==> design/flow/design.v <==
`timescale 1ns / 1ps
 module PWM(
    input clk,
	 input rst,
	 input  wire   [2:0] ctr,
	 output reg 	pwm_left_out,				 
	 output reg    pwm_right_out,           
	 output reg [3:0] ctr_dir_out       
    );
	 reg  [19:0]  countleft; 
	 reg  [19:0]  countright; 
	 reg [19:0]left;
	 reg [19:0]right;
	 always@(posedge clk)
	 if(rst)
		begin
		left<=20'h0;
		right<=20'h0;
		ctr_dir_out<=4'b0000;
		end
	 else
	 casex(ctr)
		3'b000:                   
			begin
			left<=20'h24a;
			right<=20'h24a;
			ctr_dir_out<=4'b0101;
			end
		3'b110:                      
			begin
			left<=20'h24a;
			right<=20'h75;
			ctr_dir_out<=4'b0101;
			end
		3'b111:                      
			begin
			left<=20'h24a;
			right<=20'h111;
			ctr_dir_out<=4'b0101; 
			end
		3'b101:                      
			begin
			left<=20'h75;
			right<=20'h24a;
			ctr_dir_out<=4'b0101;
			end
		3'b100:                      
			begin
			left<=20'h111;
			right<=20'h24a;
			ctr_dir_out<=4'b0101;
			end
		3'b011:                      
			begin
			left<=20'h298;
			right<=20'h298;
			ctr_dir_out<=4'b1010;
			end
		3'b010:                      
			begin
			left<=20'h298;
			right<=20'h298;
			ctr_dir_out<=4'b0101;
			end
		3'b001:                      
			begin
			left<=20'h187;
			right<=20'h187;
			ctr_dir_out<=4'b0000;
			end
		endcase
	always@(posedge clk)
		if(rst)
			begin
			countleft=20'b0;
			pwm_left_out=0;
			end
		else
		begin
			countleft=countleft+1;
			if(countleft<=left)
				begin
				pwm_left_out=1;
				end
			else begin
			pwm_left_out=0;
			end
			if(countleft>=20'h30d)
			begin
			countleft=0;
			end
		end
	always@(posedge clk)
		if(rst)
			begin
			countright=20'b0;
			pwm_right_out=0;
			end
		else
		begin
			countright=countright+1;
			if(countright<=right)
				begin
				pwm_right_out=1;
				end
			else begin
			pwm_right_out=0;
			end
			if(countright>=20'h30d)
			begin
			countright=0;
			end
		end
endmodule
`timescale 1ns / 1ps
module HongWai(
	 input clk,
	 input rst,
    output reg [2:0]ctr,
	 input wire [1:0]hwsignal,
	 output reg [1:0]leds_hw
    );
	 always@(posedge clk)                  
    begin
	 if(rst)
		leds_hw<=2'b00;
	 else
	 leds_hw<=hwsignal;
	 end
	 always@(posedge clk)
		if(rst)
			ctr<=3'b000;
		else
		casex(hwsignal)
		2'b00:
			begin
			ctr<=3'b000;
			end
		2'b10:
			begin
			ctr<=3'b101;       
			end
		2'b01:
			begin
			ctr<=3'b110;
			end
		2'b11:
			begin
			ctr<=3'b000;
			end
		endcase
endmodule
`timescale 1ns / 1ps
module ChaoShengBo(
	 input clk,
	 input rst,
	 output reg [2:0]ctr,
	 output reg En_o,
	 output reg En_negedge_o,
	 output reg Trig,
	 input wire Echo,
	 input wire [1:0]hwsignal,
	output reg En_tag
    );
	 reg [23:0]count;           
	 reg [23:0]timecount;       
	 reg [23:0]keep_obstacle_time;
	 reg [23:0]keep_no_obstacle_time;     
	 reg En;                     
	 reg [31:0]turnleft_count;      
	 reg [1:0]temp;
	 reg [1:0]Echo_temp;
	 reg En_negedge;
	 reg tag;
	 reg [31:0]tag_count;      
	 reg [31:0]count_total; 
	 reg count_tag;
	 always@(posedge clk)
	 if(rst)
	 begin
	 count=24'b0;
	 Trig=1'b0;
	 end
	 else
	 begin
	 count=count+1;
	 if(count>=24'h1312d)       
		begin
		Trig=1'b1;
		end
	if(count==24'h13136)           
		begin
		Trig=1'b0;
		count=24'b0;
		end
	 end
	 always@(posedge clk)
	 if(rst)
		begin
		timecount=24'b0;
		keep_obstacle_time<=24'b0;
		En=0;
		keep_no_obstacle_time=24'b0;
		turnleft_count=32'b0;
		temp<=2'b0;
		Echo_temp<=2'b0;
		En_negedge=0;
		ctr<=3'b000;
		En_tag=0;
		tag=0;
		tag_count=0;
		count_total=0;
		count_tag=0;
		En_o<=0;
		En_negedge_o<=0;
		end
	 else
	 begin
	 keep_obstacle_time<=timecount;
	 if(Echo)
		begin
		timecount=timecount+1;
		end
	  Echo_temp[0]<=Echo;
	  Echo_temp[1]<=Echo_temp[0]; 
	  if((Echo_temp==2'b10)&&(keep_obstacle_time>=24'h1e84))
	  begin
	  timecount=24'b0;
	  En=0;
	  end
	  if((keep_obstacle_time<=24'h6b7)&&(keep_obstacle_time>=24'h4e)&&(Echo_temp==2'b10))
		begin
		timecount=24'b0;
		En=1;
		ctr<=3'b111;
		end
	 temp[0]<=En;
	 temp[1]<=temp[0];
	 if(temp==2'b10)
	 begin
	 En_negedge=1;
	 tag=1;
	 count_tag=1;
	 end
	 if(count_tag==1)
	 begin
	 count_total=count_total+1;
	 end
	 if(En_negedge&(turnleft_count<=32'h1443fd)&(turnleft_count>32'h8583b))
	 begin
	 turnleft_count=turnleft_count+1;
	  ctr<=3'b100;
	 end
	 if(En_negedge&(turnleft_count<=32'h8583b))
	 begin
	 turnleft_count=turnleft_count+1;
	  ctr<=3'b000;
	 end
	  if(En_negedge&(turnleft_count<=32'h1a39de)&(turnleft_count>32'h1443fd))
	 begin
	 turnleft_count=turnleft_count+1;
	  ctr<=3'b111;
	 end
	 if(turnleft_count>=32'h1a39de)
	 begin
	 En_negedge=0;
	 turnleft_count=32'b0;
	 end
	 if(tag==1&((hwsignal==2'b10)|(hwsignal==2'b00)))
	 begin
	 En_tag=1;
	 tag_count=tag_count+1;
	 ctr<=3'b110;
	 end
	 if(tag_count>=32'h5f5e1)
	 begin
	 En_tag=0;
	 tag_count=0;
	 tag=0;
	 count_total=0;
	 count_tag=0;
	 end
	 if(count_total>=32'h5f5e10)
	 begin
	 En_tag=0;
	 tag_count=0;
	 tag=0;
	 count_total=0;
	 count_tag=0;
	 end
	 En_o<=En;
	 En_negedge_o<=En_negedge;
	 end
endmodule
`timescale 1ns / 1ps
module Bluetooth(
    input clk,
	 input rst,
	 input Rx,
	 output Tx,
	 output reg [7:0] seg_data,
	 output [7:0] seg_slect,
	 output reg bl_En,
	 output reg [2:0] bl_ctr
    );
	 reg EnRead;
	 reg [19:0]fp;
	 reg [16:0]seg_fp;
	 reg seg_fp_clk;
	 reg [7:0]data;
	 reg [7:0]seg_data_r;
	 reg bl_En_r;
	 reg [2:0]bl_ctr_r;
	 assign seg_slect=8'hfe;
	 assign Tx=1'b0;
	 always@(posedge clk)
	 if(rst)
	 begin
	 EnRead=0;
	 fp=20'h0;
	 data=8'hfe;
	 seg_fp=17'h0;
	 seg_fp_clk=0;
	 seg_data_r=8'h0;
	 bl_En_r=0;
	 bl_ctr_r=3'b001;
	 seg_data<=8'h0;
	 bl_En<=0;
	 bl_ctr<=3'b001;
	 end
	 else
	 begin
		if(Rx==0)
			begin
				EnRead=1;
			end
		if(EnRead)
			begin
				fp=fp+1;
			end
		case(fp)
		20'h7a:
			begin
				data[0]=Rx;
			end
		20'hcb:
			begin
				data[1]=Rx;
			end
		20'h11d:
			begin
				data[2]=Rx;
			end
		20'h16e:
			begin
				data[3]=Rx;
			end
		20'h1c0:
			begin
				data[4]=Rx;
			end
		20'h211:
			begin
				data[5]=Rx;
			end	
		20'h262:
			begin
				data[6]=Rx;
			end
		20'h2b4:
			begin
				data[7]=Rx;
			end
		20'h305:               
			begin
				EnRead=0;
				fp=20'h0;
			end
		endcase
	 seg_fp=seg_fp+1;
	 if(seg_fp==17'h1fff)
		begin
		seg_fp_clk=0;
		end
		if(seg_fp==17'h3d09)
		begin
		if(seg_fp_clk==0)
		case(data)
	  8'h0:
		begin
		seg_data_r=8'b11000000;
		bl_ctr_r=3'b010;                  
		end
	  8'h1:
		begin
		seg_data_r=8'b11111001;
		bl_ctr_r=3'b111;                  
		end
	  8'h2:
		begin
		seg_data_r=8'b10100100;
		bl_ctr_r=3'b011;                  
		end
	  8'h3:
		begin
		seg_data_r=8'b10110000;
		bl_ctr_r=3'b100;                  
		end
	  8'h4:
		begin
		seg_data_r=8'b10011001;
		bl_ctr_r=3'b001;                 
		end
	  8'h5:
		begin
		seg_data_r=8'b10010010;
		bl_En_r=1;                       
		end
	  8'h6:
		begin
		seg_data_r=8'b10000010;
		bl_En_r=0;                        
		end
	  8'h7:
		begin
		seg_data_r=8'b00000111;
		end
	  8'h8:
		begin
		seg_data_r=8'b01111111;
		end
	  8'h9:
		begin
		seg_data_r=8'b01101111;
		end
	 8'hff:
		begin
		seg_data_r=8'b01110110;
		end
	 8'hfe:
		begin
		seg_data_r=8'b10001100;
		end
	  endcase
		seg_fp_clk=1;
		end
	 seg_data<=seg_data_r;
	 bl_En<=bl_En_r;
	 bl_ctr<=bl_ctr_r;
	 end
endmodule
`timescale 1ns / 1ps
module Top(
	input  clk,
	input  rst,
	output pwm_left_out,
	output pwm_right_out,
	output [3:0] ctr_dir_out,
	output [2:0] led,
	input  [1:0]hwsignal,
	output [1:0]leds_hw,
	output wire [2:0] led_pwm_ctr,
	output Trig,
	input Echo,
	output En_tag,
	output csb_En_negedge,
	input Rx,
	output Tx,
	output [7:0] data,
	output [7:0] seg_slect
    );
	wire [2:0]hw_ctr;
	wire [2:0]ctr;
	wire [2:0]bl_ctr;
	wire csb_En;                    
	wire bl_En;
	wire [2:0]csb_ctr;
	wire [2:0]middctr;
	PWM pwm(.clk(clk),
				.rst(rst),
				.ctr(ctr),
				.pwm_left_out(pwm_left_out),
				.pwm_right_out(pwm_right_out),
				.ctr_dir_out(ctr_dir_out));
	HongWai hw(.clk(clk),
					.rst(rst),
					.ctr(hw_ctr),
					.hwsignal(hwsignal),
					.leds_hw(leds_hw));
	ChaoShengBo csb(.clk(clk),
					.rst(rst),
					.ctr(csb_ctr),
					.En_o(csb_En),
					.En_negedge_o(csb_En_negedge),
					.Trig(Trig),
					.Echo(Echo),
					.hwsignal(hwsignal),
					.En_tag(En_tag)
					);
	Bluetooth bt(.clk(clk),
					.rst(rst),
					.Rx(Rx),
					.Tx(Tx),
					.seg_data(data),
					.seg_slect(seg_slect),
					.bl_ctr(bl_ctr),
					.bl_En(bl_En));
		assign middctr=(csb_En|csb_En_negedge)?csb_ctr:hw_ctr;
		assign ctr=bl_En?bl_ctr:middctr;
		assign led_pwm_ctr=csb_ctr;
		assign led=ctr;
endmodule
==> design/flow/run.sh <==
#!/bin/bash
# the make line also repeats each setting of config.mk as NAME=value (left out here)
make -C /OpenROAD-flow-scripts/flow DESIGN_CONFIG=/design/flow/config.mk WORK_HOME=/design/flow/orfs CLKGATE_MAP_FILE= finish
==> design/flow/config.mk <==
export PLATFORM = sky130hd
export DESIGN_NAME = Top
export DESIGN_NICKNAME = Top
export VERILOG_FILES = /design/flow/design.v
export SDC_FILE = /design/flow/constraint.sdc
export NUM_CORES = 4
export LEC_CHECK = 0
export CAP_MARGIN = 20
export CORE_MARGIN = 2
export CORE_UTILIZATION = 64
export SLEW_MARGIN = 20
==> design/flow/constraint.sdc <==
create_clock -name core_clock -period 4.43 [get_ports {clk}]
set_input_delay 0.8860 -clock core_clock [delete_from_list [all_inputs] [get_ports {clk}]]
set_output_delay 0.8860 -clock core_clock [all_outputs]
set_load 0.01 [all_outputs]
==> changes_impl.md, run 1 <==
### Metrics

* Unique cell types at 83
* Clock buffer count from CTS at 31
* Routed Wire Length at 48300 um
* Launch point of the worst hold path: bt.seg_fp[0]
* Power drawn by the sequential cells at 2.82 mW
* Number of buffer and inverter instances along the worst setup path at 9
* Number of detailed-routing iterations run before antenna repair at 8
* Compound-Gate Fraction of Synth Area at 12.7%
* Final hold violations at 0
* Destination of the worst register-to-register timing path: csb.turnleft_count[20]
* Largest fanout on the critical path at 9
* Horizontal die dimension at 163 um
* XOR/XNOR Fraction of Synth Area at 11.1%
* Total congestion overflow at 0
* Commonest cells in the synthesized netlist: sky130_fd_sc_hd__dfxtp_1, sky130_fd_sc_hd__nor2_1, sky130_fd_sc_hd__nand2_1, sky130_fd_sc_hd__xnor2_1, sky130_fd_sc_hd__nand3_1
* Fin worst setup slack at -2.08 ns
* Number of clock sinks at 304
* Crit path capture type: flip-flop
* Number of placed instances, taps included at 2656
* Sum of internal, switching and leakage power at 5.66 mW
* Syn Area/Cell at 8.10 sq um
* Power per cell area at 265 mW/mm^2
* Portion of the clock cycle consumed by the worst path in the final layout at 147%
* Comb pwr share at 3.6%
* Number of synthesized register bits at 304
* Tool warnings at 45
* Required arrival time at the worst endpoint at 4.89 ns
* # port buffers at 30
* Number of I/O pins at 40
* Wire length per cell after detailed routing at 17.5 um
* Post-detail-place hpwl at 32500 um
* Max frequency at 154 MHz
* Number of H-tree levels at 1
* Adder-Cell Fraction of Synth Area at 3.54%
* Insertion delay at the late pin of the worst-skew pair at 0.58 ns
* Cell family with most CP delay: AND-OR/OR-AND gates
* RSZ-0062 raised after global routing: true
* End point of the critical path: csb.turnleft_count[20]
* CP max-delay cell: sky130_fd_sc_hd__or4bb_1
* Hold-critical path depth at 1
* Non-filler cells, final at 2764
* Result of the run: complete, but fails checks
* Type of the most critical hold path: flip-flop to flip-flop
* Worst hold endpoint: bt.seg_fp[0]
* Pin count of the biggest net entering global routing at 43
* Seq share, synth at 37.4%
* Number of slew-limit violations in the final report at 0
* Clk pin slew, worst setup/hold paths at 0.07 ns
* Crit path top cell by count: sky130_fd_sc_hd__buf_4
* Number of rows in the core area at 58
* Remaining routing DRC violations at 0
* Floorplan-stage core utilization at 64.8%
* Clock tree from TritonCTS: done
* Actual slew at the worst max-slew pin at 0.861 ns
* Die outline area at 0.0267 sq mm
* Number of hold buffers added after CTS at 0
* Number of nets in the layout at 2461
* Crit start category: flip-flop
* Worst-case hold slack at 0.477 ns
* Via count of the first global-routing pass at 15800
* Max Clock Skew at 0.0168 ns
* Area share of and/or/nand/nor cells after synthesis at 29.3%
* Yosys cell count at 2009
* Combinational group power at 204 uW
* Max capacitance violation total at 0
* Setup Viol. Count Final at 25
* Count of flip-flops with a built-in enable after synthesis at 0
* Height of the die at 163 um
* First-pass GRT wire length at 75600 um
* FF-to-FF setup slack at -2.08 ns
* Max stage delay on crit path at 0.49 ns
* Total inserted antenna cells at 0
* Yosys top cell by area: sky130_fd_sc_hd__dfxtp_1
* Total negative setup slack at -49.30 ns
* Top cells by area: sky130_fd_sc_hd__dfxtp_1, sky130_fd_sc_hd__nor2_1, sky130_fd_sc_hd__xnor2_1
* Max-slew headroom at the worst pin at 42.5%
* Area reported by Yosys stat at 0.0163 sq mm
* CP arrival at 6.97 ns
* Clock group power at 2.64 mW
* Launch point of the worst reg-to-reg path: csb.turnleft_count[0]
* Causes of the layout check failure: setup timing
* Initial antenna violation count at 0
* Total number of vias at 16400
* Mux frac, synth at 2.02%
* Clock network power share at 46.5%
* Most common cell in the netlist: sky130_fd_sc_hd__dfxtp_1
* Iter 0 DRT Violations at 1461
* Floorplan Core Area at 0.0251 sq mm
* Post-DR vias/cell at 5.94
* Mapped Area at 0.0163 sq mm
* Worst R2R Path Depth at 29
* Antenna-violating nets left at 0
* Ys flop type: sky130_fd_sc_hd__dfxtp_1
* GRT Resource Usage Total at 34.3%
* Total internal power at 4.37 mW
* Leading power group: sequential cells
* Maximum vdd ir drop at 0.422 mV
* Main logic family after synthesis: simple AND/OR/NAND/NOR gates
* Synth warn at 4
* Number of cells on the critical path at 29
* Leakage power at 8.47 nW
* Share of total power consumed by net switching at 22.9%
* Placer congestion estimate at 1.00
* Share of the synthesized area in the top cell type at 37.4%
* Sequential power share at 49.9%
* Area growth from synthesis to final layout at 31.4%
* Crit. Startpoint: csb.turnleft_count[0]
* Post-synth ARST share at 0%
* Clock period minus worst slack at 6.51 ns
* Cell at the root of the clock tree: sky130_fd_sc_hd__clkbuf_16
* Type of the worst setup path: flip-flop to flip-flop
* Net switching power at 1.29 mW
* Cells after Synth at 2009
* Maximum number of buffers from clock root to sink at 3
## metal layers
layer  track usage (%)  routed length (um)
met1              44.0               19800
met2              59.1               23200
met3              4.57                3680
met4              12.2                1610
met5                 0                   0
## through the flow
stage	util (%)	worst slack [ns]	area, sq um
after floorplan	-	-2.35	16700
after global placement	77.2	-2.07	19400
after detailed placement	77.2	-2.19	19400
after CTS	83.2	-1.83	20900
after global routing	85.1	-2.30	21400
final	85.1	-2.08	21400
## what timing repair did
item | 4_1_cts | 5_1_grt
gates cloned | 3 | 3
setup endpoints to repair | 69 | 80
pin swaps | 24 | 39
buffers inserted | 32 | 12
resized | 43 | 85
hold endpoints to repair | 0 | 0
## layout make-up
cell class | instances | area, sq um
fillers | 1487 | 3730
well taps | 330 | 413
clock buffers | 46 | 922
clock inverters | 12 | 116
repair buffers | 396 | 3160
flip-flops and latches | 304 | 6090
multi-input cells | 1611 | 10400
inverters | 65 | 246
==> inputs of run 2 (changes only) <==
ABC_AREA = 1   (was not set)
CAP_MARGIN = 15   (was 20)
CELL_PAD_IN_SITES_GLOBAL_PLACEMENT = 0   (was not set)
CORE_UTILIZATION = 72   (was 64)
CTS_CLUSTER_DIAMETER = 346   (was not set)
GPL_TIMING_DRIVEN = 1   (was not set)
PLACE_DENSITY = 0.79   (was not set)
SETUP_SLACK_MARGIN = -0.19   (was not set)
clock period = 3.37 ns   (was 4.43 ns; I/O delays follow)
==> run 2 against run 1 <==
The run now fails in 4_1_cts. Die area down 8.6%. Synthesized cell count up 20%. Area after synthesis up 2.6%.
==> changes_impl.md, run 2 <==
### Physical design

* Number of placed instances, taps included at 3172
* Compound-Gate Fraction of Synth Area at 5.91%
* Die outline area at 0.0244 sq mm
* Horizontal die dimension at 156 um
* Cells after Synth at 2407
* Post-detail-place hpwl at 40200 um
* Count of flip-flops with a built-in enable after synthesis at 0
* Stop Error: [ERROR DPL-0038] Utilization greater than 100%, impossible to legalize
* Worst slack, placed at -1.86 ns
* Syn Area/Cell at 6.93 sq um
* Ys flop type: sky130_fd_sc_hd__dfxtp_1
* Result of the run: stopped before the end
* Yosys cell count at 2407
* Height of the die at 156 um
* Number of I/O pins at 40
* Unique cell types at 58
* Area share of and/or/nand/nor cells after synthesis at 34.3%
* Post-synth ARST share at 0%
* XOR/XNOR Fraction of Synth Area at 9.39%
* Mapped Area at 0.0167 sq mm
* Main logic family after synthesis: simple AND/OR/NAND/NOR gates
* Number of synthesized register bits at 304
* Area reported by Yosys stat at 0.0167 sq mm
* # port buffers at 30
* Placer congestion estimate at 1.05
* Seq share, synth at 36.5%
* Synth warn at 4
* Floorplan Core Area at 0.0227 sq mm
* Failing step: 4_1_cts
* Most common cell in the netlist: sky130_fd_sc_hd__nand2_1
* Number of rows in the core area at 55
* Mux frac, synth at 0.0600%
* Adder-Cell Fraction of Synth Area at 3.45%
* Share of the synthesized area in the top cell type at 36.5%
* Floorplan-stage core utilization at 73.5%
* Yosys top cell by area: sky130_fd_sc_hd__dfxtp_1
* Commonest cells in the synthesized netlist: sky130_fd_sc_hd__nand2_1, sky130_fd_sc_hd__nor2_1, sky130_fd_sc_hd__inv_1, sky130_fd_sc_hd__dfxtp_1, sky130_fd_sc_hd__xor2_1
* Top cells by area: sky130_fd_sc_hd__dfxtp_1, sky130_fd_sc_hd__nand2_1, sky130_fd_sc_hd__nor2_1
run 2: stage by stage:
stage                     cell area, sq um  hold slack [ns]
after floorplan                      17200            0.417
after global placement               20900            0.428
after detailed placement             20900            0.452
==> inputs of run 3 (changes only) <==
CAP_MARGIN = 20   (was 15)
CELL_PAD_IN_SITES_GLOBAL_PLACEMENT = not set   (was 0)
CORE_UTILIZATION = 70   (was 72)
CTS_CLUSTER_DIAMETER = not set   (was 346)
CTS_CLUSTER_SIZE = 100   (was not set)
GPL_TIMING_DRIVEN = not set   (was 1)
PLACE_DENSITY = not set   (was 0.79)
PLACE_DENSITY_LB_ADDON = 0.1   (was not set)
SETUP_SLACK_MARGIN = 1.67   (was -0.19)
clock period = 5.6 ns   (was 3.37 ns; I/O delays follow)
==> run 3 against run 2 <==
The run fails in 5_1_grt. Synthesized cell count unchanged. Area after synthesis unchanged. Die area grew 2.8%.
==> changes_impl.md, run 3 <==
### Physical design

* Share of the synthesized area in the top cell type at 36.5%
* Area share of and/or/nand/nor cells after synthesis at 34.3%
* Mux frac, synth at 0.0600%
* Die outline area at 0.0251 sq mm
* Post-synth ARST share at 0%
* Placer congestion estimate at 1.04
* Height of the die at 158 um
* Area reported by Yosys stat at 0.0167 sq mm
* Ys flop type: sky130_fd_sc_hd__dfxtp_1
* Most common cell in the netlist: sky130_fd_sc_hd__nand2_1
* Commonest cells in the synthesized netlist: sky130_fd_sc_hd__nand2_1, sky130_fd_sc_hd__nor2_1, sky130_fd_sc_hd__inv_1, sky130_fd_sc_hd__dfxtp_1, sky130_fd_sc_hd__xor2_1
* Cell at the root of the clock tree: sky130_fd_sc_hd__clkbuf_16
* Floorplan Core Area at 0.0235 sq mm
* Clock buffer count from CTS at 34
* Yosys cell count at 2407
* Maximum number of buffers from clock root to sink at 3
* Horizontal die dimension at 158 um
* Cells after Synth at 2407
* Count of flip-flops with a built-in enable after synthesis at 0
* Mapped Area at 0.0167 sq mm
* Number of hold buffers added after CTS at 0
* GRT Resource Usage Total at 71.0%
* Failing step: 5_1_grt
* Number of rows in the core area at 56
* Compound-Gate Fraction of Synth Area at 5.91%
* Syn Area/Cell at 6.93 sq um
* Number of clock sinks at 304
* Yosys top cell by area: sky130_fd_sc_hd__dfxtp_1
* Unique cell types at 58
* Placed inst area at 0.0179 sq mm
* Result of the run: stopped before the end
* Number of placed instances, taps included at 2806
* Main logic family after synthesis: simple AND/OR/NAND/NOR gates
* Total congestion overflow at 102
* Stop Error: [ERROR GRT-0232] Routing congestion too high. Check the congestion heatmap in the GUI.
* Number of I/O pins at 40
* Number of synthesized register bits at 304
* Synth warn at 4
* Seq share, synth at 36.5%
* XOR/XNOR Fraction of Synth Area at 9.39%
* # port buffers at 30
* Floorplan-stage core utilization at 71.1%
* Number of H-tree levels at 2
* Post-detail-place hpwl at 30200 um
* Adder-Cell Fraction of Synth Area at 3.45%
* Top cells by area: sky130_fd_sc_hd__dfxtp_1, sky130_fd_sc_hd__nand2_1, sky130_fd_sc_hd__nor2_1
run 3: metal layers:
metal / global-route usage [%] / GRT overflow
met2: 91.5 / 54
met4: 73.7 / 41
met1: 69.3 / 0
met5: 14.9 / 1
met3: 52.3 / 6
run 3: metrics by stage:
step | total power [mW] | worst slack, ns | utilization, %
3_3_place_gp | 2.41 | 0.184 | 76.2
4_1_cts | 4.76 | 0.692 | 89.5
2_1_floorplan | 2.37 | 0.976 | -
3_5_place_dp | 2.41 | 0.194 | 76.2
run 3: repair_timing:
item	4_1_cts
setup endpoints to repair	107
pin swaps	93
hold endpoints to repair	0
resized	227
gates cloned	10
setup buffers	119
==> inputs of run 4 (changes only) <==
CAP_MARGIN = 30   (was 20)
CELL_PAD_IN_SITES_DETAIL_PLACEMENT = 1   (was not set)
CELL_PAD_IN_SITES_GLOBAL_PLACEMENT = 3   (was not set)
CORE_MARGIN = 8   (was 2)
CORE_UTILIZATION = 40   (was 70)
CTS_CLUSTER_DIAMETER = 173   (was not set)
CTS_CLUSTER_SIZE = not set   (was 100)
GPL_TIMING_DRIVEN = 0   (was not set)
HOLD_SLACK_MARGIN = 0.04   (was not set)
PLACE_DENSITY_LB_ADDON = not set   (was 0.1)
SETUP_SLACK_MARGIN = 3.8   (was 1.67)
TNS_END_PERCENT = 15   (was not set)
clock period = 15.6 ns   (was 5.6 ns; I/O delays follow)
==> run 4 against run 3 <==
Now clean on timing, DRC and antenna. Die area grew 93%. Synthesized cell count is the same. Area after synthesis is the same.
==> changes_impl.md, run 4 <==
### Metrics

* Result of the run: no timing/DRC/antenna violations
* Iter 0 DRT Violations at 563
* Max-slew headroom at the worst pin at 49.3%
* Number of slew-limit violations in the final report at 0
* Hold-critical path depth at 2
* Crit path capture type: flip-flop
* Maximum vdd ir drop at 0.0755 mV
* Clock group power at 917 uW
* Height of the die at 220 um
* Cells after Synth at 2407
* Combinational gate area at 0.00910 sq mm
* Required arrival time at the worst endpoint at 16.06 ns
* Placed inst area at 0.0179 sq mm
* Number of clock sinks at 304
* Final cell area excluding filler cells at 0.0192 sq mm
* Floorplan-stage core utilization at 40.1%
* Wire length per cell after detailed routing at 15.0 um
* Post-DR vias/cell at 4.88
* M2 GR Usage at 34.1%
* Placer congestion estimate at 0.863
* End point of the critical path: bt.seg_data[1]
* RSZ-0062 raised after global routing: false
* CP max-delay cell: sky130_fd_sc_hd__nor4_1
* Share of total power consumed by net switching at 22.1%
* Met3 capacity usage during global routing at 3.24%
* Antenna-violating nets left at 0
* Cell at the root of the clock tree: sky130_fd_sc_hd__clkbuf_16
* Leading power group: clock
* Yosys cell count at 2407
* Number of I/O pins at 40
* Number of detailed-routing iterations run before antenna repair at 4
* Actual slew at the worst max-slew pin at 0.756 ns
* Main logic family after synthesis: simple AND/OR/NAND/NOR gates
* Mapped Area at 0.0167 sq mm
* Number of rows in the core area at 75
* Number of buffer and inverter instances along the worst setup path at 5
* Max stage delay on crit path at 0.45 ns
* Post-synth ARST share at 0%
* Syn Area/Cell at 6.93 sq um
* Total congestion overflow at 0
* Sequential cell area at 0.00609 sq mm
* Largest fanout on the critical path at 10
* Final hold violations at 0
* Number of cells on the critical path at 25
* Routed Wire Length at 46500 um
* Layer carrying the most global-route usage: met2
* Sequential power share at 45.1%
* Die outline area at 0.0485 sq mm
* Crit path top cell by count: sky130_fd_sc_hd__nor2_1
* Via count of the first global-routing pass at 15800
* Insertion delay at the late pin of the worst-skew pair at 0.56 ns
* Sum of internal, switching and leakage power at 1.77 mW
* CP arrival at 7.94 ns
* Ys flop type: sky130_fd_sc_hd__dfxtp_1
* Total number of vias at 15100
* Cell family with most CP delay: simple AND/OR/NAND/NOR gates
* Max capacitance violation total at 0
* Unique cell types at 58
* Number of H-tree levels at 2
* Worst hold endpoint: csb.keep_obstacle_time[23]
* XOR/XNOR Fraction of Synth Area at 9.39%
* GRT Resource Usage Total at 19.5%
* Crit start category: input pin
* Remaining routing DRC violations at 0
* Launch point of the worst hold path: csb.timecount[23]
* Synth warn at 4
* Number of hold buffers added after CTS at 0
* Commonest cells in the synthesized netlist: sky130_fd_sc_hd__nand2_1, sky130_fd_sc_hd__nor2_1, sky130_fd_sc_hd__inv_1, sky130_fd_sc_hd__dfxtp_1, sky130_fd_sc_hd__xor2_1
* Clock buffer count from CTS at 37
* Compound-Gate Fraction of Synth Area at 5.91%
* Max Clock Skew at 0.0263 ns
* FF-to-FF setup slack at 8.88 ns
* Most common cell in the netlist: sky130_fd_sc_hd__nand2_1
* Comb pwr share at 3.1%
* Area share of and/or/nand/nor cells after synthesis at 34.3%
* Area growth from synthesis to final layout at 14.9%
* Pin count of the biggest net entering global routing at 14
* Area reported by Yosys stat at 0.0167 sq mm
* Yosys top cell by area: sky130_fd_sc_hd__dfxtp_1
* Fillcell total at 5420
* Clock period minus worst slack at 7.47 ns
* Mux frac, synth at 0.0600%
* Initial antenna violation count at 0
* Floorplan Core Area at 0.0416 sq mm
* # port buffers at 28
* First-pass GRT wire length at 77700 um
* Maximum number of buffers from clock root to sink at 3
* Power per cell area at 92.3 mW/mm^2
* Net switching power at 391 uW
* Number of synthesized register bits at 304
* Count of flip-flops with a built-in enable after synthesis at 0
* Adder-Cell Fraction of Synth Area at 3.45%
* Met1 demand-to-capacity share in global routing at 24.5%
* Launch point of the worst reg-to-reg path: csb.turnleft_count[0]
* Buffer count from post-CTS setup fixing at 0
* Clock network power share at 51.8%
* Portion of the clock cycle consumed by the worst path in the final layout at 47.9%
* Max frequency at 134 MHz
* Post-detail-place hpwl at 36700 um
* Total internal power at 1.38 mW
* Setup Viol. Count Final at 0
* Worst R2R Path Depth at 42
* Seq share, synth at 36.5%
* Top cells by area: sky130_fd_sc_hd__dfxtp_1, sky130_fd_sc_hd__nand2_1, sky130_fd_sc_hd__nor2_1
* Crit. Startpoint: Rx
* Horizontal die dimension at 220 um
* Clk pin slew, worst setup/hold paths at 0.06 ns
* Type of the most critical hold path: flip-flop to flip-flop
* Total negative setup slack at 0 ns
* Number of nets in the layout at 2586
* Tool warnings at 44
* Combinational group power at 55.2 uW
* Leakage power at 7.90 nW
* Destination of the worst register-to-register timing path: csb.turnleft_count[4]
* Type of the worst setup path: input pin to flip-flop
* Power drawn by the sequential cells at 798 uW
* Quantity of gates resized following cts at 0
* Share of the synthesized area in the top cell type at 36.5%
* Clock tree from TritonCTS: done
-- run 4: stage by stage --
stage	util [%]	worst slack, ns	hold slack (ns)	instances
6_report	46.1	8.13	0.455	3101
5_1_grt	46.1	7.46	0.486	3100
4_1_cts	46.1	8.08	0.460	3100
3_5_place_dp	43.0	7.51	0.442	3034
3_3_place_gp	43.0	7.55	0.431	3034
2_1_floorplan	-	8.82	0.417	2467
-- run 4: layout make-up --
type	instances	area share, %
Multi-Input combinational cell	1733	47.4
Sequential cell	304	31.7
Inverter	384	7.53
Clock buffer	51	5.63
Tap cell	539	3.52
Buffer	46	1.51
Timing Repair Buffer	28	1.46
Clock inverter	15	1.21
Antenna cell	1	0.0130
-- run 4: metal layers --
metal | routed length, um | share of wire [%]
met2 | 22400 | 48
met4 | 1180 | 2.5
met1 | 21600 | 47
met5 | 0 | 0
met3 | 1320 | 2.8
==> inputs of run 5 (changes only) <==
ABC_AREA = not set   (was 1)
CAP_MARGIN = 20   (was 30)
CELL_PAD_IN_SITES_DETAIL_PLACEMENT = not set   (was 1)
CELL_PAD_IN_SITES_GLOBAL_PLACEMENT = 2   (was 3)
CORE_MARGIN = 2   (was 8)
CORE_UTILIZATION = 56   (was 40)
CTS_CLUSTER_DIAMETER = not set   (was 173)
GPL_ROUTABILITY_DRIVEN = 1   (was not set)
GPL_TIMING_DRIVEN = not set   (was 0)
HOLD_SLACK_MARGIN = not set   (was 0.04)
PLACE_DENSITY = 0.56   (was not set)
SETUP_SLACK_MARGIN = not set   (was 3.8)
TNS_END_PERCENT = 85   (was 15)
clock period = 9.09 ns   (was 15.6 ns; I/O delays follow)
==> run 5 against run 4 <==
Synthesized cell count fell by 17%. Area after synthesis fell by 2.5%. The run now fails in 3_1_place_gp_skip_io. Die area fell by 37%.
==> changes_impl.md, run 5 <==
### Physical design

* Height of the die at 174 um
* Adder-Cell Fraction of Synth Area at 3.54%
* Cells after Synth at 2009
* Number of rows in the core area at 62
* Number of synthesized register bits at 304
* Post-synth ARST share at 0%
* Result of the run: stopped before the end
* Yosys cell count at 2009
* Area share of and/or/nand/nor cells after synthesis at 29.3%
* Floorplan-stage core utilization at 56.9%
* Commonest cells in the synthesized netlist: sky130_fd_sc_hd__dfxtp_1, sky130_fd_sc_hd__nor2_1, sky130_fd_sc_hd__nand2_1, sky130_fd_sc_hd__xnor2_1, sky130_fd_sc_hd__nand3_1
* Yosys top cell by area: sky130_fd_sc_hd__dfxtp_1
* Count of flip-flops with a built-in enable after synthesis at 0
* XOR/XNOR Fraction of Synth Area at 11.1%
* Syn Area/Cell at 8.10 sq um
* Ys flop type: sky130_fd_sc_hd__dfxtp_1
* Synth warn at 4
* Failing step: 3_1_place_gp_skip_io
* Stop Error: [ERROR GPL-0301] Utilization 106.975 % exceeds 100%.
* Mapped Area at 0.0163 sq mm
* Compound-Gate Fraction of Synth Area at 12.7%
* Unique cell types at 83
* Seq share, synth at 37.4%
* Die outline area at 0.0304 sq mm
* Floorplan Core Area at 0.0286 sq mm
* Horizontal die dimension at 174 um
* Area reported by Yosys stat at 0.0163 sq mm
* Mux frac, synth at 2.02%
* Main logic family after synthesis: simple AND/OR/NAND/NOR gates
* Most common cell in the netlist: sky130_fd_sc_hd__dfxtp_1
* Share of the synthesized area in the top cell type at 37.4%
* Top cells by area: sky130_fd_sc_hd__dfxtp_1, sky130_fd_sc_hd__nor2_1, sky130_fd_sc_hd__xnor2_1
==> inputs of run 6 (changes only) <==
ABC_AREA = 1   (was not set)
CAP_MARGIN = 15   (was 20)
CELL_PAD_IN_SITES_GLOBAL_PLACEMENT = 0   (was 2)
CORE_UTILIZATION = 72   (was 56)
CTS_CLUSTER_DIAMETER = 222   (was not set)
GPL_ROUTABILITY_DRIVEN = not set   (was 1)
GPL_TIMING_DRIVEN = 1   (was not set)
PLACE_DENSITY = not set   (was 0.56)
TNS_END_PERCENT = not set   (was 85)
clock period = 5.06 ns   (was 9.09 ns; I/O delays follow)
==> run 6 against run 5 <==
The layout now fails its checks (setup timing). Synthesized cell count rose by 20%. Die area down 20%. Area after synthesis up 2.6%.
==> changes_impl.md, run 6 <==
### Metrics

* Result of the run: complete, but fails checks
* Causes of the layout check failure: setup timing
* Horizontal die dimension at 156 um
* Tool warnings at 45
* Setup Viol. Count Final at 33
* Clock tree from TritonCTS: done
* Clock network power share at 46.2%
* Largest fanout on the critical path at 6
* Mux frac, synth at 0.0600%
* Share of the core filled with cells at 91.7%
* Placer congestion estimate at 0.991
* Power drawn by the sequential cells at 2.47 mW
* Insertion delay at the late pin of the worst-skew pair at 0.58 ns
* Count of flip-flops with a built-in enable after synthesis at 0
* Crit start category: flip-flop
* Max Clock Skew at 0.0197 ns
* Mapped Area at 0.0167 sq mm
* Number of synthesized register bits at 304
* Number of rows in the core area at 55
* Cell family with most CP delay: simple AND/OR/NAND/NOR gates
* Required arrival time at the worst endpoint at 5.51 ns
* # port buffers at 30
* Max frequency at 164 MHz
* Via count of the first global-routing pass at 17200
* Total congestion overflow at 0
* Maximum vdd ir drop at 0.319 mV
* Actual slew at the worst max-slew pin at 0.930 ns
* Destination of the worst register-to-register timing path: csb.En_negedge_o
* End point of the critical path: csb.En_negedge_o
* RSZ-0062 raised after global routing: true
* Power per cell area at 238 mW/mm^2
* Number of nets in the layout at 2745
* Ys flop type: sky130_fd_sc_hd__dfxtp_1
* Crit path top cell by count: sky130_fd_sc_hd__nand2_2
* Clk pin slew, worst setup/hold paths at 0.07 ns
* Post-detail-place hpwl at 32300 um
* Net switching power at 1.16 mW
* Max capacitance violation total at 0
* CP max-delay cell: sky130_fd_sc_hd__dfxtp_2
* Non-filler cells, final at 3002
* Clock buffer count from CTS at 30
* XOR/XNOR Fraction of Synth Area at 9.39%
* Worst R2R Path Depth at 46
* Most common cell in the netlist: sky130_fd_sc_hd__nand2_1
* Syn Area/Cell at 6.93 sq um
* Area share of and/or/nand/nor cells after synthesis at 34.3%
* Launch point of the worst reg-to-reg path: csb.turnleft_count[1]
* Launch point of the worst hold path: csb.Echo_temp[0]
* CP arrival at 6.55 ns
* Leakage power at 8.74 nW
* Combinational group power at 194 uW
* Number of cells on the critical path at 46
* Remaining routing DRC violations at 0
* GRT Resource Usage Total at 40.5%
* Comb pwr share at 3.9%
* Yosys top cell by area: sky130_fd_sc_hd__dfxtp_1
* Area growth from synthesis to final layout at 24.7%
* Max-slew headroom at the worst pin at 37.6%
* Floorplan-stage core utilization at 73.5%
* Number of placed instances, taps included at 2901
* Number of slew-limit violations in the final report at 0
* Max stage delay on crit path at 0.36 ns
* First-pass GRT wire length at 81100 um
* Total number of vias at 19100
* Fin worst setup slack at -1.03 ns
* Compound-Gate Fraction of Synth Area at 5.91%
* Floorplan Core Area at 0.0227 sq mm
* Share of total power consumed by net switching at 23.5%
* Number of H-tree levels at 1
* Pin count of the biggest net entering global routing at 46
* Crit. Startpoint: csb.turnleft_count[1]
* Antenna-violating nets left at 0
* Final hold violations at 0
* Adder-Cell Fraction of Synth Area at 3.45%
* Wire length per cell after detailed routing at 20.8 um
* Total internal power at 3.78 mW
* Maximum number of buffers from clock root to sink at 3
* Portion of the clock cycle consumed by the worst path in the final layout at 120%
* Routed Wire Length at 62500 um
* Yosys cell count at 2407
* Main logic family after synthesis: simple AND/OR/NAND/NOR gates
* Post-synth ARST share at 0%
* Synth warn at 4
* Post-DR vias/cell at 6.35
* Leading power group: sequential cells
* Cell at the root of the clock tree: sky130_fd_sc_hd__clkbuf_16
* Crit path capture type: flip-flop
* Sequential power share at 49.9%
* Iter 0 DRT Violations at 3127
* Initial antenna violation count at 6
* Hold-critical path depth at 2
* Worst hold endpoint: csb.Echo_temp[1]
* Number of buffer and inverter instances along the worst setup path at 7
* Clock group power at 2.28 mW
* FF-to-FF setup slack at -1.03 ns
* Number of detailed-routing iterations run before antenna repair at 22
* Area reported by Yosys stat at 0.0167 sq mm
* Top cells by area: sky130_fd_sc_hd__dfxtp_1, sky130_fd_sc_hd__nand2_1, sky130_fd_sc_hd__nor2_1
* Height of the die at 156 um
* Seq share, synth at 36.5%
* Clock period minus worst slack at 6.09 ns
* Type of the most critical hold path: flip-flop to flip-flop
* Die outline area at 0.0244 sq mm
* Share of the synthesized area in the top cell type at 36.5%
* Type of the worst setup path: flip-flop to flip-flop
* Unique cell types at 58
* Number of clock sinks at 304
* Cells after Synth at 2407
* Sum of internal, switching and leakage power at 4.95 mW
* Commonest cells in the synthesized netlist: sky130_fd_sc_hd__nand2_1, sky130_fd_sc_hd__nor2_1, sky130_fd_sc_hd__inv_1, sky130_fd_sc_hd__dfxtp_1, sky130_fd_sc_hd__xor2_1
* Number of I/O pins at 40
==> run 6: through the flow <==
stage                     cell area [sq um]  setup TNS (ns)  hold WS (ns)  setup slack (ns)
after floorplan                       16900               0         0.417             0.127
after global placement                18600         -0.0628         0.431           -0.0115
after detailed placement              18600           -3.90         0.439            -0.160
after CTS                             19700               0         0.450           0.00956
after global routing                  20800          -29.89         0.471             -1.18
final                                 20800          -22.97         0.449             -1.03
==> run 6: metal layers <==
metal	vias to the layer above	GRT usage, %	part of all wire [%]
met2	1767	70.6	44
met4	10	19.2	9.4
met5	-	0	0.21
met3	695	8.09	14
met1	8451	47.8	33
li1	8137	-	-
==> run 6: timing repair <==
item | CTS | global route
gates resized | 17 | 200
buffers inserted | 3 | 31
hold buffers | 0 | 0
pin swaps | 3 | 69
endpoints found under the setup margin | 22 | 33
cloned | 0 | 11
==> run 6: final cells by class <==
cell class | instances | area (sq um)
diodes | 2 | 5.00
clock buffers | 47 | 875
clock inverters | 7 | 100
fillers | 900 | 1890
inverters | 384 | 1460
multi-input cells | 1736 | 9830
flip-flops and latches | 304 | 6100
well taps | 285 | 357
repair buffers | 236 | 2080
repair inverters | 1 | 5.00
==> inputs of run 7 (changes only) <==
CAP_MARGIN = 20   (was 15)
CELL_PAD_IN_SITES_GLOBAL_PLACEMENT = not set   (was 0)
CORE_UTILIZATION = 68   (was 72)
CTS_CLUSTER_DIAMETER = not set   (was 222)
GPL_TIMING_DRIVEN = not set   (was 1)
PLACE_DENSITY = 0.6   (was not set)
SETUP_SLACK_MARGIN = 0.2   (was not set)
clock period = 3.78 ns   (was 5.06 ns; I/O delays follow)
==> run 7 against run 6 <==
The run now fails in 5_1_grt. Synthesized cell count did not move. Area after synthesis did not move. Die area rose by 5.7%.
==> changes_impl.md, run 7 <==
### Physical design

* Result of the run: stopped before the end
* Failing step: 5_1_grt
* Stop Error: [ERROR GRT-0116] Global routing finished with congestion. Check the congestion regions in the DRC Viewer.
* Floorplan Core Area at 0.0242 sq mm
* Syn Area/Cell at 6.93 sq um
* Cells after Synth at 2407
* Share of the synthesized area in the top cell type at 36.5%
* Area share of and/or/nand/nor cells after synthesis at 34.3%
* Area reported by Yosys stat at 0.0167 sq mm
* GRT Resource Usage Total at 74.2%
* XOR/XNOR Fraction of Synth Area at 9.39%
* Number of H-tree levels at 1
* Unique cell types at 58
* Die outline area at 0.0258 sq mm
* Horizontal die dimension at 161 um
* Yosys cell count at 2407
* Maximum number of buffers from clock root to sink at 3
* Number of I/O pins at 40
* Mapped Area at 0.0167 sq mm
* Top cells by area: sky130_fd_sc_hd__dfxtp_1, sky130_fd_sc_hd__nand2_1, sky130_fd_sc_hd__nor2_1
* Number of synthesized register bits at 304
* Main logic family after synthesis: simple AND/OR/NAND/NOR gates
* Post-synth ARST share at 0%
* Number of rows in the core area at 57
* Total congestion overflow at 13
* Commonest cells in the synthesized netlist: sky130_fd_sc_hd__nand2_1, sky130_fd_sc_hd__nor2_1, sky130_fd_sc_hd__inv_1, sky130_fd_sc_hd__dfxtp_1, sky130_fd_sc_hd__xor2_1
* Mux frac, synth at 0.0600%
* Floorplan-stage core utilization at 69.0%
* Synth warn at 4
* Adder-Cell Fraction of Synth Area at 3.45%
* # port buffers at 30
* Placer congestion estimate at 0.996
* Clock buffer count from CTS at 30
* Post-detail-place hpwl at 36300 um
* Count of flip-flops with a built-in enable after synthesis at 0
* Number of clock sinks at 304
* Ys flop type: sky130_fd_sc_hd__dfxtp_1
* Most common cell in the netlist: sky130_fd_sc_hd__nand2_1
* Height of the die at 161 um
* Worst slack, placed at -1.34 ns
* Seq share, synth at 36.5%
* Yosys top cell by area: sky130_fd_sc_hd__dfxtp_1
* Cell at the root of the clock tree: sky130_fd_sc_hd__clkbuf_16
* Compound-Gate Fraction of Synth Area at 5.91%
## run 7: what timing repair did
item                       in CTS
setup endpoints to repair     107
gates cloned                    9
buffers inserted               76
hold buffers                    0
resized                       352
pin swaps                      94
## run 7: per-stage QoR
stage / total power, mW / area, sq um / instances / setup TNS, ns / utilization, %
2_1_floorplan: 3.52 / 17200 / 2467 / -19.78 / -
4_1_cts: 6.62 / 23600 / 3284 / -27.99 / 97.5
3_3_place_gp: 3.59 / 20500 / 3148 / -56.60 / 84.6
3_5_place_dp: 3.61 / 20500 / 3148 / -68.70 / 84.6
## run 7: layer usage
layer,GRT usage (%),overflow
met3,53.8,0
met5,13.4,0
met4,78.1,8
met1,73.7,0
met2,94.9,5
==> inputs of run 8 (changes only) <==
CAP_MARGIN = 15   (was 20)
CORE_UTILIZATION = 57   (was 68)
CTS_CLUSTER_DIAMETER = 280   (was not set)
GPL_ROUTABILITY_DRIVEN = 1   (was not set)
PLACE_DENSITY = not set   (was 0.6)
PLACE_DENSITY_LB_ADDON = 0.19   (was not set)
SETUP_SLACK_MARGIN = not set   (was 0.2)
clock period = 5.86 ns   (was 3.78 ns; I/O delays follow)
==> run 8 against run 7 <==
The run now finishes clean. Area after synthesis did not move. Synthesized cell count stayed put. Die area increased by 19%.
==> changes_impl.md, run 8 <==
### Metrics

* Hold-critical path depth at 2
* Leading power group: clock
* End point of the critical path: csb.turnleft_count[18]
* Sequential power share at 47.5%
* Ys flop type: sky130_fd_sc_hd__dfxtp_1
* Leakage power at 7.86 nW
* Area share of and/or/nand/nor cells after synthesis at 34.3%
* Number of detailed-routing iterations run before antenna repair at 5
* Crit. Startpoint: csb.turnleft_count[27]
* Max Clock Skew at 0.0189 ns
* Crit path top cell by count: sky130_fd_sc_hd__nand2_1
* Post-DR vias/cell at 5.15
* Placed inst area at 0.0176 sq mm
* Compound-Gate Fraction of Synth Area at 5.91%
* Clock group power at 2.21 mW
* Largest fanout on the critical path at 25
* Maximum number of buffers from clock root to sink at 3
* Destination of the worst register-to-register timing path: csb.turnleft_count[18]
* XOR/XNOR Fraction of Synth Area at 9.39%
* Number of clock sinks at 304
* Horizontal die dimension at 175 um
* Initial antenna violation count at 0
* Number of buffer and inverter instances along the worst setup path at 7
* Net switching power at 963 uW
* Synth warn at 4
* Syn Area/Cell at 6.93 sq um
* Type of the worst setup path: flip-flop to flip-flop
* Total internal power at 3.51 mW
* Comb pwr share at 3.0%
* Top cells by area: sky130_fd_sc_hd__dfxtp_1, sky130_fd_sc_hd__nand2_1, sky130_fd_sc_hd__nor2_1
* Mux frac, synth at 0.0600%
* Max-slew headroom at the worst pin at 32.6%
* Height of the die at 175 um
* Final hold violations at 0
* Placer congestion estimate at 1.04
* Most common cell in the netlist: sky130_fd_sc_hd__nand2_1
* Seq share, synth at 36.5%
* Crit start category: flip-flop
* Power drawn by the sequential cells at 2.12 mW
* Crit path capture type: flip-flop
* Floorplan Core Area at 0.0288 sq mm
* Cells after Synth at 2407
* Die outline area at 0.0307 sq mm
* Post-detail-place hpwl at 29200 um
* # port buffers at 30
* Pin count of the biggest net entering global routing at 78
* Required arrival time at the worst endpoint at 6.29 ns
* Clock period minus worst slack at 5.35 ns
* CP max-delay cell: sky130_fd_sc_hd__nor3_1
* Tool warnings at 40
* Iter 0 DRT Violations at 1058
* Insertion delay at the late pin of the worst-skew pair at 0.52 ns
* Area growth from synthesis to final layout at 13.4%
* Number of rows in the core area at 62
* Number of placed instances, taps included at 2865
* Commonest cells in the synthesized netlist: sky130_fd_sc_hd__nand2_1, sky130_fd_sc_hd__nor2_1, sky130_fd_sc_hd__inv_1, sky130_fd_sc_hd__dfxtp_1, sky130_fd_sc_hd__xor2_1
* Count of flip-flops with a built-in enable after synthesis at 0
* Maximum vdd ir drop at 0.245 mV
* Portion of the clock cycle consumed by the worst path in the final layout at 91.2%
* Power per cell area at 236 mW/mm^2
* Clock buffer count from CTS at 34
* Number of nets in the layout at 2573
* Cell at the root of the clock tree: sky130_fd_sc_hd__clkbuf_16
* Launch point of the worst hold path: csb.timecount[5]
* Clock network power share at 49.5%
* Wire length per cell after detailed routing at 13.3 um
* CP arrival at 5.78 ns
* Yosys cell count at 2407
* Antenna-violating nets left at 0
* Total number of vias at 15100
* Fillcell total at 2516
* Final cell area excluding filler cells at 0.0189 sq mm
* Number of synthesized register bits at 304
* Result of the run: no timing/DRC/antenna violations
* Actual slew at the worst max-slew pin at 1.00 ns
* Launch point of the worst reg-to-reg path: csb.turnleft_count[27]
* Total congestion overflow at 0
* Share of total power consumed by net switching at 21.5%
* First-pass GRT wire length at 65600 um
* Max frequency at 187 MHz
* Yosys top cell by area: sky130_fd_sc_hd__dfxtp_1
* Area reported by Yosys stat at 0.0167 sq mm
* Max stage delay on crit path at 0.38 ns
* Adder-Cell Fraction of Synth Area at 3.45%
* Via count of the first global-routing pass at 14300
* Worst hold endpoint: csb.keep_obstacle_time[5]
* Share of the synthesized area in the top cell type at 36.5%
* Unique cell types at 58
* Post-synth ARST share at 0%
* Worst R2R Path Depth at 37
* Floorplan-stage core utilization at 58.0%
* Number of slew-limit violations in the final report at 0
* Main logic family after synthesis: simple AND/OR/NAND/NOR gates
* FF-to-FF setup slack at 0.51 ns
* Cell family with most CP delay: simple AND/OR/NAND/NOR gates
* Clock tree from TritonCTS: done
* Combinational group power at 136 uW
* Number of I/O pins at 40
* Mapped Area at 0.0167 sq mm
* Non-filler cells, final at 2928
* Type of the most critical hold path: flip-flop to flip-flop
* Routed Wire Length at 38900 um
* Remaining routing DRC violations at 0
* Number of cells on the critical path at 37
* Setup Viol. Count Final at 0
* Number of H-tree levels at 2
* Max capacitance violation total at 0
* Clk pin slew, worst setup/hold paths at 0.06 ns
* GRT Resource Usage Total at 25.3%
* Total inserted antenna cells at 0
run 8: final cells by class:
type | count | area (sq um) | area share (%)
Clock buffer | 45 | 982 | 5.19
Timing Repair Buffer | 64 | 571 | 3.01
Tap cell | 384 | 480 | 2.54
Clock inverter | 14 | 198 | 1.04
Inverter | 384 | 1440 | 7.63
Sequential cell | 304 | 6090 | 32.2
Multi-Input combinational cell | 1733 | 9170 | 48.4
run 8: per-stage QoR:
stage	worst slack, ns	total power [mW]	hold slack [ns]	setup TNS, ns	util, %
detailed placement	0.0651	2.30	0.443	0	61.3
CTS	0.300	4.52	0.454	0	65.4
global placement	0.115	2.30	0.431	0	61.3
global route	-0.00893	4.62	0.467	-0.0129	65.8
finish	0.514	4.47	0.456	0	65.8
floorplan	0.927	2.27	0.417	0	-
run 8: repair_timing:
item                                    CTS  global route
gates resized                             0            20
buffers inserted                          0             4
endpoints found under the setup margin    0            23
hold endpoints to repair                  0             0
hold buffers                              0             0
run 8: per-layer routing:
layer	track usage, %	vias to the layer above	share of wire, %
met1	32.4	6775	44
met5	0	-	0
met3	4.11	95	6.4
met2	43.8	424	47
met4	7.85	0	2.9
li1	-	7791	-
==> inputs of run 9 (changes only) <==
CAP_MARGIN = 20   (was 15)
CORE_UTILIZATION = 72   (was 57)
CTS_CLUSTER_DIAMETER = not set   (was 280)
CTS_CLUSTER_SIZE = 15   (was not set)
GPL_ROUTABILITY_DRIVEN = not set   (was 1)
PLACE_DENSITY = 0.6   (was not set)
PLACE_DENSITY_LB_ADDON = not set   (was 0.19)
clock period = 5.08 ns   (was 5.86 ns; I/O delays follow)
==> run 9 against run 8 <==
The layout now fails its checks (capacitance limit, slew limit, setup timing). Clock skew up 0.022 ns. Hold slack better by 0.0098 ns. Final cell count up 2.5%. Area after synthesis unchanged. Via count up 31%. Combinational power up 47%. Design area up 11%. Total power up 19%. Clock power up 21%. Largest cell class unchanged.
==> changes_impl.md, run 9 <==
### Metrics

* Area growth from synthesis to final layout at 26.2%
* Crit. Startpoint: csb.turnleft_count[17]
* Initial antenna violation count at 11
* Max stage delay on crit path at 0.48 ns
* Comb pwr share at 3.7%
* Placed inst area at 0.0185 sq mm
* Top cells by area: sky130_fd_sc_hd__dfxtp_1, sky130_fd_sc_hd__nand2_1, sky130_fd_sc_hd__nor2_1
* Type of the most critical hold path: flip-flop to flip-flop
* Clock network power share at 50.2%
* Number of hold buffers added after CTS at 0
* Max Clock Skew at 0.0411 ns
* M2 GR Usage at 67.2%
* Worst-case hold slack at 0.466 ns
* CP arrival at 7.42 ns
* Number of rows in the core area at 55
* Max capacitance violation total at 2
* Clock tree from TritonCTS: done
* RSZ-0062 raised after global routing: true
* Number of placed instances, taps included at 2897
* Floorplan Core Area at 0.0227 sq mm
* Max-slew headroom at the worst pin at -15.7%
* Required arrival time at the worst endpoint at 5.52 ns
* Placer congestion estimate at 1.01
* CP max-delay cell: sky130_fd_sc_hd__a21oi_2
* Met1 demand-to-capacity share in global routing at 45.5%
* Share of the core filled with cells at 92.7%
* Compound-Gate Fraction of Synth Area at 5.91%
* Launch point of the worst reg-to-reg path: csb.turnleft_count[17]
* Number of H-tree levels at 1
* Result of the run: complete, but fails checks
* Clock period minus worst slack at 6.98 ns
* Final cell area excluding filler cells at 0.0211 sq mm
* Routed Wire Length at 66300 um
* Most common cell in the netlist: sky130_fd_sc_hd__nand2_1
* Cell at the root of the clock tree: sky130_fd_sc_hd__clkbuf_16
* Cell family with most CP delay: simple AND/OR/NAND/NOR gates
* Tool warnings at 44
* Ys flop type: sky130_fd_sc_hd__dfxtp_1
* Share of total power consumed by net switching at 23.1%
* Die outline area at 0.0244 sq mm
* Number of buffer and inverter instances along the worst setup path at 11
* Power drawn by the sequential cells at 2.45 mW
* Clk pin slew, worst setup/hold paths at 0.07 ns
* Syn Area/Cell at 6.93 sq um
* Share of the synthesized area in the top cell type at 36.5%
* Type of the worst setup path: flip-flop to flip-flop
* Total congestion overflow at 0
* Largest fanout on the critical path at 8
* Count of flip-flops with a built-in enable after synthesis at 0
* Seq share, synth at 36.5%
* Leakage power at 8.83 nW
* Area share of and/or/nand/nor cells after synthesis at 34.3%
* Floorplan-stage core utilization at 73.5%
* FF-to-FF setup slack at -1.90 ns
* Launch point of the worst hold path: bt.bl_ctr[1]
* Met3 capacity usage during global routing at 5.73%
* Mapped Area at 0.0167 sq mm
* Destination of the worst register-to-register timing path: csb.turnleft_count[20]
* Leading power group: clock
* Maximum vdd ir drop at 0.414 mV
* End point of the critical path: csb.turnleft_count[20]
* Iter 0 DRT Violations at 3547
* Number of slew-limit violations in the final report at 6
* XOR/XNOR Fraction of Synth Area at 9.39%
* Sequential cell area at 0.00612 sq mm
* Synth warn at 4
* Combinational group power at 200 uW
* Total number of vias at 19700
* Cells after Synth at 2407
* Power per cell area at 253 mW/mm^2
* Hold-critical path depth at 2
* Yosys cell count at 2407
* Maximum number of buffers from clock root to sink at 3
* Portion of the clock cycle consumed by the worst path in the final layout at 137%
* Wire length per cell after detailed routing at 22.1 um
* Sequential power share at 46.1%
* Layer carrying the most global-route usage: met2
* Worst hold endpoint: bt.bl_ctr[1]
* # port buffers at 30
* Mux frac, synth at 0.0600%
* Net switching power at 1.23 mW
* Setup Viol. Count Final at 36
* Post-synth ARST share at 0%
* Pin count of the biggest net entering global routing at 45
* GRT Resource Usage Total at 38.3%
* Unique cell types at 58
* Fin worst setup slack at -1.90 ns
* Post-DR vias/cell at 6.56
* Number of detailed-routing iterations run before antenna repair at 23
* Main logic family after synthesis: simple AND/OR/NAND/NOR gates
* Number of cells on the critical path at 37
* Yosys top cell by area: sky130_fd_sc_hd__dfxtp_1
* Height of the die at 156 um
* Insertion delay at the late pin of the worst-skew pair at 0.61 ns
* Worst R2R Path Depth at 37
* Area reported by Yosys stat at 0.0167 sq mm
* Combinational gate area at 0.00996 sq mm
* Crit path top cell by count: sky130_fd_sc_hd__nand2_1
* Clock buffer count from CTS at 30
* Actual slew at the worst max-slew pin at 1.72 ns
* Max frequency at 143 MHz
* Antenna-violating nets left at 0
* Via count of the first global-routing pass at 16700
* First-pass GRT wire length at 77600 um
* Crit start category: flip-flop
* Causes of the layout check failure: capacitance limit, slew limit, setup timing
* Total internal power at 4.10 mW
* Commonest cells in the synthesized netlist: sky130_fd_sc_hd__nand2_1, sky130_fd_sc_hd__nor2_1, sky130_fd_sc_hd__inv_1, sky130_fd_sc_hd__dfxtp_1, sky130_fd_sc_hd__xor2_1
* Number of clock sinks at 304
* Remaining routing DRC violations at 0
* Sum of internal, switching and leakage power at 5.33 mW
* Horizontal die dimension at 156 um
* Number of synthesized register bits at 304
* Non-filler cells, final at 3001
* Number of I/O pins at 40
* Crit path capture type: flip-flop
* Clock group power at 2.67 mW
* Fillcell total at 797
* Post-detail-place hpwl at 31100 um
* Adder-Cell Fraction of Synth Area at 3.45%
* Number of nets in the layout at 2739
* Final hold violations at 0
==> run 9: layer usage <==
layer	wire [um]	vias up
met5	489	-
met2	28100	1916
li1	-	8133
met4	6890	20
met1	21100	8763
met3	9650	867
==> run 9: area by class of cell <==
class / instances / share of cell area [%]
antenna: 5 / 0.0594
clock buffer: 36 / 3.91
clock inverter: 20 / 1.66
inverter: 384 / 6.96
multi-input combinational: 1737 / 47.3
sequential: 304 / 29.1
tap: 285 / 1.69
timing repair buffer: 228 / 9.31
timing repair inverter: 2 / 0.0772
==> run 9: through the flow <==
stage	setup WS [ns]	setup TNS [ns]
finish	-1.90	-36.05
global route	-2.09	-46.65
CTS	0.00886	0
detailed placement	-0.199	-4.37
global placement	-0.112	-2.07
floorplan	0.147	0
==> run 9: timing repair <==
item	4_1_cts	5_1_grt
setup endpoints to repair	22	35
pin swaps	3	86
cloned	1	11
buffers inserted	2	29
resized	25	226
==> inputs of run 10 (changes only) <==
CAP_MARGIN = 15   (was 20)
CELL_PAD_IN_SITES_GLOBAL_PLACEMENT = 0   (was not set)
CTS_CLUSTER_DIAMETER = 222   (was not set)
CTS_CLUSTER_SIZE = not set   (was 15)
GPL_TIMING_DRIVEN = 1   (was not set)
PLACE_DENSITY = not set   (was 0.6)
PLACE_DENSITY_LB_ADDON = 0.01   (was not set)
SETUP_SLACK_MARGIN = 1.53   (was not set)
clock period = 5.43 ns   (was 5.08 ns; I/O delays follow)
==> run 10 against run 9 <==
The flow now stops in 5_1_grt. Area after synthesis is the same. Die area unchanged. Synthesized cell count did not move.
==> changes_impl.md, run 10 <==
### Physical design

* # port buffers at 30
* Floorplan-stage core utilization at 73.5%
* Die outline area at 0.0244 sq mm
* Ys flop type: sky130_fd_sc_hd__dfxtp_1
* Area share of and/or/nand/nor cells after synthesis at 34.3%
* Number of synthesized register bits at 304
* XOR/XNOR Fraction of Synth Area at 9.39%
* Adder-Cell Fraction of Synth Area at 3.45%
* Maximum number of buffers from clock root to sink at 3
* Area reported by Yosys stat at 0.0167 sq mm
* Seq share, synth at 36.5%
* Number of hold buffers added after CTS at 0
* Number of rows in the core area at 55
* Yosys top cell by area: sky130_fd_sc_hd__dfxtp_1
* Mapped Area at 0.0167 sq mm
* Cells after Synth at 2407
* Yosys cell count at 2407
* Stop Error: [ERROR DPL-0038] Utilization greater than 100%, impossible to legalize
* Syn Area/Cell at 6.93 sq um
* Most common cell in the netlist: sky130_fd_sc_hd__nand2_1
* Clock buffer count from CTS at 30
* Number of H-tree levels at 1
* Number of I/O pins at 40
* Result of the run: stopped before the end
* Placed inst area at 0.0179 sq mm
* Failing step: 5_1_grt
* Worst slack, placed at 0.0856 ns
* Mux frac, synth at 0.0600%
* Post-synth ARST share at 0%
* Main logic family after synthesis: simple AND/OR/NAND/NOR gates
* Unique cell types at 58
* Cell at the root of the clock tree: sky130_fd_sc_hd__clkbuf_16
* Number of clock sinks at 304
* Top cells by area: sky130_fd_sc_hd__dfxtp_1, sky130_fd_sc_hd__nand2_1, sky130_fd_sc_hd__nor2_1
* Number of placed instances, taps included at 2780
* Post-detail-place hpwl at 29900 um
* Synth warn at 4
* Count of flip-flops with a built-in enable after synthesis at 0
* Floorplan Core Area at 0.0227 sq mm
* Compound-Gate Fraction of Synth Area at 5.91%
* Height of the die at 156 um
* Share of the synthesized area in the top cell type at 36.5%
* Horizontal die dimension at 156 um
* Placer congestion estimate at 1.05
* Commonest cells in the synthesized netlist: sky130_fd_sc_hd__nand2_1, sky130_fd_sc_hd__nor2_1, sky130_fd_sc_hd__inv_1, sky130_fd_sc_hd__dfxtp_1, sky130_fd_sc_hd__xor2_1
[run 10: repair_timing]
item,4_1_cts
setup buffers,89
pin swaps,55
resized,179
gates cloned,13
endpoints found under the setup margin,102
==> inputs of run 11 (changes only) <==
CAP_MARGIN = 20   (was 15)
CELL_PAD_IN_SITES_GLOBAL_PLACEMENT = 2   (was 0)
CORE_MARGIN = 3   (was 2)
CTS_CLUSTER_DIAMETER = not set   (was 222)
GPL_TIMING_DRIVEN = not set   (was 1)
MAX_ROUTING_LAYER = met5   (was not set)
PLACE_DENSITY_LB_ADDON = 0.03   (was 0.01)
SETUP_SLACK_MARGIN = -0.72   (was 1.53)
TNS_END_PERCENT = 40   (was not set)
clock period = 9.16 ns   (was 5.43 ns; I/O delays follow)
==> run 11 against run 10 <==
The run fails in 3_1_place_gp_skip_io. Area after synthesis is the same. Die area grew 2.6%. Synthesized cell count is the same.
==> changes_impl.md, run 11 <==
### Physical design

* Result of the run: stopped before the end
* Failing step: 3_1_place_gp_skip_io
* Stop Error: [ERROR FLW-0024] Place density exceeds 1.0 (current PLACE_DENSITY_LB_ADDON =  0.03). Please check if the value of  PLACE_DENSITY_LB_ADDON is between 0 and 0.99.
* Unique cell types at 58
* Adder-Cell Fraction of Synth Area at 3.45%
* Count of flip-flops with a built-in enable after synthesis at 0
* XOR/XNOR Fraction of Synth Area at 9.39%
* Synth warn at 4
* Syn Area/Cell at 6.93 sq um
* Most common cell in the netlist: sky130_fd_sc_hd__nand2_1
* Commonest cells in the synthesized netlist: sky130_fd_sc_hd__nand2_1, sky130_fd_sc_hd__nor2_1, sky130_fd_sc_hd__inv_1, sky130_fd_sc_hd__dfxtp_1, sky130_fd_sc_hd__xor2_1
* Number of rows in the core area at 55
* Area share of and/or/nand/nor cells after synthesis at 34.3%
* Post-synth ARST share at 0%
* Cells after Synth at 2407
* Floorplan Core Area at 0.0227 sq mm
* Number of synthesized register bits at 304
* Ys flop type: sky130_fd_sc_hd__dfxtp_1
* Mapped Area at 0.0167 sq mm
* Yosys top cell by area: sky130_fd_sc_hd__dfxtp_1
* Top cells by area: sky130_fd_sc_hd__dfxtp_1, sky130_fd_sc_hd__nand2_1, sky130_fd_sc_hd__nor2_1
* Area reported by Yosys stat at 0.0167 sq mm
* Main logic family after synthesis: simple AND/OR/NAND/NOR gates
* Floorplan-stage core utilization at 73.5%
* Seq share, synth at 36.5%
* Horizontal die dimension at 158 um
* Die outline area at 0.0250 sq mm
* Yosys cell count at 2407
* Compound-Gate Fraction of Synth Area at 5.91%
* Height of the die at 158 um
* Share of the synthesized area in the top cell type at 36.5%
* Mux frac, synth at 0.0600%
Power is estimated from default activity; no workload was simulated.
